==> build 75: inputs <==
==> flow/design.v <==
`timescale 1ns / 1ps
module apb_master(
    input pclk, presetn, pready, pslverr, 
    input [31:0] prdata,wdata,addr,
    input start,write,
    input [3:0] strb,
    input [2:0] prot,
    output reg psel,penable,pwrite,
    output reg [31:0] paddr,pwdata,
    output reg [3:0] pstrb,
    output reg [2:0] pprot,
    output reg done,error,
    output reg [31:0] rdata
    );
    parameter idle=2'b00,
              setup=2'b01,
              access=2'b10;
    reg [1:0] state, next;  
    always @(posedge pclk, negedge presetn) 
    begin
        if(!presetn) state<=idle;
        else state<=next;
    end 
    always @(*) begin
        case(state)
        idle: next = start?setup:idle;
        setup: next = access;
        access: next=pready?idle:access;
        default: next=idle;
    endcase    
    end 
    always @(posedge pclk,negedge presetn)
    begin
        if(!presetn) begin
        psel<=0;
        penable<=0;
        done<=0;
        error<=0;
        paddr <= 0;
        pwrite <= 0;
        pwdata <= 0;
        pstrb <= 0;
        pprot <= 0;
        rdata <= 0;
        end else begin
        case(state)
        idle: begin
            done<=0;
            error<=0;
            psel<=0;
            penable<=0;
        end
        setup: begin
            psel<=1;
            penable<=0;
            paddr<=addr;
            pwrite<=write;
            pwdata<=wdata;
            pstrb<=strb;
            pprot<=prot;
        end
        access: begin
            penable<=1;
            if(pready) begin
                done<=1;
                error<=pslverr;
                if(!write) rdata<=prdata;
            end
        end
    endcase
    end
    end      
endmodule
`timescale 1ns / 1ps
module apb_slave #(
    parameter base_addr = 32'h0000_0000
)(
    input         pclk,
    input         presetn,
    input         psel,
    input         penable,
    input         pwrite,
    input  [31:0] paddr,
    input  [31:0] pwdata,
    input  [3:0]  pstrb,
    input  [2:0]  pprot,
    output reg [31:0] prdata,
    output reg        pready,
    output reg        pslverr
);
    reg [31:0] regfile [0:3];
    wire [1:0] reg_sel    = paddr[3:2];
    wire       addr_valid = (paddr[31:4] == base_addr[31:4]);
    always @(posedge pclk or negedge presetn) begin
        if (!presetn) begin
            pready <= 0;
        end else begin
            pready <= (psel && penable);  
        end
    end
    always @(posedge pclk or negedge presetn) begin
        if (!presetn) begin
            pslverr <= 0;
        end else if (psel && penable) begin
            pslverr <= ~addr_valid;
        end else begin
            pslverr <= 0;
        end
    end
    always @(posedge pclk or negedge presetn) begin
        if (!presetn) begin
            regfile[0] <= 0;
            regfile[1] <= 0;
            regfile[2] <= 0;
            regfile[3] <= 0;
        end else if (psel && penable && pwrite && addr_valid) begin
            if (pstrb[0]) regfile[reg_sel][7:0]   <= pwdata[7:0];
            if (pstrb[1]) regfile[reg_sel][15:8]  <= pwdata[15:8];
            if (pstrb[2]) regfile[reg_sel][23:16] <= pwdata[23:16];
            if (pstrb[3]) regfile[reg_sel][31:24] <= pwdata[31:24];
        end
    end
    always @(posedge pclk or negedge presetn) begin
        if (!presetn) begin
            prdata <= 0;
        end else if (psel && penable && !pwrite && addr_valid) begin
            prdata <= regfile[reg_sel];
        end
    end
endmodule
`timescale 1ns / 1ps
module apb_top(
    input        pclk,
    input        presetn,
    input        start,
    input        write,
    input [31:0] addr,
    input [31:0] wdata,
    input [3:0]  strb,
    input [2:0]  prot,
    output [31:0] rdata,
    output        done,
    output        error
);
    wire        psel;
    wire        penable;
    wire        pwrite;
    wire [31:0] paddr;
    wire [31:0] pwdata;
    wire [3:0]  pstrb;
    wire [2:0]  pprot;
    wire [31:0] prdata_int;
    wire        pready_int;
    wire        pslverr_int;
    wire psel0 = psel && (paddr[31:12] == 20'h00000);   
    wire psel1 = psel && (paddr[31:12] == 20'h0001);   
    wire [31:0] prdata0;
    wire        pready0;
    wire        pslverr0;
    wire [31:0] prdata1;
    wire        pready1;
    wire        pslverr1;
    assign prdata_int = psel0 ? prdata0
                      : psel1 ? prdata1
                      : 32'h0000_0000;
    assign pready_int = psel0 ? pready0
                      : psel1 ? pready1
                      : penable;
    assign pslverr_int= psel0 ? pslverr0
                      : psel1 ? pslverr1
                      : 1'b1;
    apb_master master (
        .pclk    (pclk),
        .presetn (presetn),
        .start   (start),
        .write   (write),
        .addr    (addr),
        .wdata   (wdata),
        .strb    (strb),
        .prot    (prot),
        .psel    (psel),
        .penable (penable),
        .pwrite  (pwrite),
        .paddr   (paddr),
        .pwdata  (pwdata),
        .pstrb   (pstrb),
        .pprot   (pprot),
        .done    (done),
        .error   (error),
        .rdata   (rdata),
        .prdata  (prdata_int),
        .pready  (pready_int),
        .pslverr (pslverr_int)
    );
    apb_slave #(.base_addr(32'h0000_0000)) slave0 (
        .pclk    (pclk),
        .presetn (presetn),
        .psel    (psel0),
        .penable (penable),
        .pwrite  (pwrite),
        .paddr   (paddr),
        .pwdata  (pwdata),
        .pstrb   (pstrb),
        .pprot   (pprot),
        .prdata  (prdata0),
        .pready  (pready0),
        .pslverr (pslverr0)
    );
    apb_slave #(.base_addr(32'h0000_1000)) slave1 (
        .pclk    (pclk),
        .presetn (presetn),
        .psel    (psel1),
        .penable (penable),
        .pwrite  (pwrite),
        .paddr   (paddr),
        .pwdata  (pwdata),
        .pstrb   (pstrb),
        .pprot   (pprot),
        .prdata  (prdata1),
        .pready  (pready1),
        .pslverr (pslverr1)
    );
endmodule
==> flow/run.sh <==
#!/bin/bash
# the make line also repeats each setting of config.mk as NAME=value (left out here)
make -C /OpenROAD-flow-scripts/flow DESIGN_CONFIG=/design/flow/config.mk WORK_HOME=/design/flow/orfs CLKGATE_MAP_FILE= finish
==> flow/config.mk <==
export PLATFORM = sky130hd
export DESIGN_NAME = apb_top
export DESIGN_NICKNAME = apb_top
export VERILOG_FILES = /design/flow/design.v
export SDC_FILE = /design/flow/constraint.sdc
export NUM_CORES = 4
export LEC_CHECK = 0
export ABC_AREA = 1
export CAP_MARGIN = 0
export CELL_PAD_IN_SITES_DETAIL_PLACEMENT = 1
export CORE_ASPECT_RATIO = 1.01
export CORE_MARGIN = 4
export CORE_UTILIZATION = 16
export CTS_CLUSTER_DIAMETER = 173
export CTS_CLUSTER_SIZE = 12
export GPL_ROUTABILITY_DRIVEN = 1
export HOLD_SLACK_MARGIN = 0.29
export MAX_ROUTING_LAYER = met4
export MIN_ROUTING_LAYER = met1
export PLACE_DENSITY_LB_ADDON = 0.29
export SETUP_SLACK_MARGIN = 0.43
export SLEW_MARGIN = 30
export TNS_END_PERCENT = 15
==> flow/constraint.sdc <==
create_clock -name core_clock -period 5.04 [get_ports {pclk}]
set_input_delay 1.0080 -clock core_clock [delete_from_list [all_inputs] [get_ports {pclk}]]
set_output_delay 1.0080 -clock core_clock [all_outputs]
set_load 0.01 [all_outputs]
==> trial 58 (differences from build 75) <==
Settings changed: ABC_AREA 1 to 0, CAP_MARGIN 0 to 30, CELL_PAD_IN_SITES_DETAIL_PLACEMENT 1 to unset, CORE_ASPECT_RATIO 1.01 to 1.03, CORE_MARGIN 4 to 2, CORE_UTILIZATION 16 to 72, CTS_CLUSTER_DIAMETER 173 to 356, CTS_CLUSTER_SIZE 12 to 14, HOLD_SLACK_MARGIN 0.29 to unset, MIN_ROUTING_LAYER met1 to unset, PLACE_DENSITY_LB_ADDON 0.29 to 0.05, SETUP_SLACK_MARGIN 0.43 to 0.36, TNS_END_PERCENT 15 to unset.
==> flow/constraint.sdc (replaced) <==
create_clock -name core_clock -period 2.42 [get_ports {pclk}]
set_input_delay 0.4840 -clock core_clock [delete_from_list [all_inputs] [get_ports {pclk}]]
set_output_delay 0.4840 -clock core_clock [all_outputs]
set_load 0.01 [all_outputs]
==> build 32 (differences from build 75) <==
Settings changed: CAP_MARGIN 0 to 30, CELL_PAD_IN_SITES_DETAIL_PLACEMENT 1 to unset, CORE_ASPECT_RATIO 1.01 to 0.5, CORE_MARGIN 4 to 2, CTS_CLUSTER_DIAMETER 173 to 220, CTS_CLUSTER_SIZE 12 to 15, HOLD_SLACK_MARGIN 0.29 to unset, MAX_ROUTING_LAYER met4 to unset, MIN_ROUTING_LAYER met1 to unset, PLACE_DENSITY_LB_ADDON 0.29 to 0.14, SETUP_SLACK_MARGIN 0.43 to 0.61, SLEW_MARGIN 30 to 20, TNS_END_PERCENT 15 to unset.
==> flow/constraint.sdc (replaced) <==
create_clock -name core_clock -period 2.38 [get_ports {pclk}]
set_input_delay 0.4760 -clock core_clock [delete_from_list [all_inputs] [get_ports {pclk}]]
set_output_delay 0.4760 -clock core_clock [all_outputs]
set_load 0.01 [all_outputs]
==> results <==
quantity	build 32	build 75	trial 58
Critical Path Sink	slave0.regfile[2][6]$_DFFE_PN0P_	slave1.regfile[0][22]$_DFFE_PN0P_	slave0.regfile[2][14]$_DFFE_PN0P_
Non-Clock Buffer Area Fraction	11.92%	5.754%	12.06%
Clock buffer and inverter area fraction after layout	3.944%	4.966%	4.181%
Seq pwr	8560 µW	4070 µW	9030 µW
Run status	finished clean	finished clean	finished with violations
Layout check failures	-	-	negative setup slack
Hold WS	356.2 ps	325.8 ps	503.3 ps
Synthesis area per yosys	0.01795 mm²	0.01795 mm²	0.01882 mm²
Tool warnings	34	32	34
Final weighted congestion in routability-driven placement	0.7024	0.7035	0.7767
Met2 usage in global routing	18.08%	17.20%	56.45%
Wl on met1	32.23 mm	26.45 mm	19.41 mm
Relative contribution of the clock network to total power	30.8%	33.7%	29.8%
Power density over cell area	757.0 mW/mm²	383.4 mW/mm²	756.9 mW/mm²
Logic depth of the worst setup path including buffers	14	9	7
Unrepaired setup endpoints after global routing	true	false	true
Headroom to the max-slew limit	41.08%	34.86%	50.98%
Antenna violations before repair	1	0	0
Number of signal-net inverters in the final layout	83	83	5
Synthesized area per cell	9.191 µm²	9.191 µm²	16.03 µm²
Die Span X	477.7 µm	341.3 µm	163.3 µm
Number of clock buffers in the layout	42	48	46
No activity file was given, so power comes from the tool's default toggle rates.
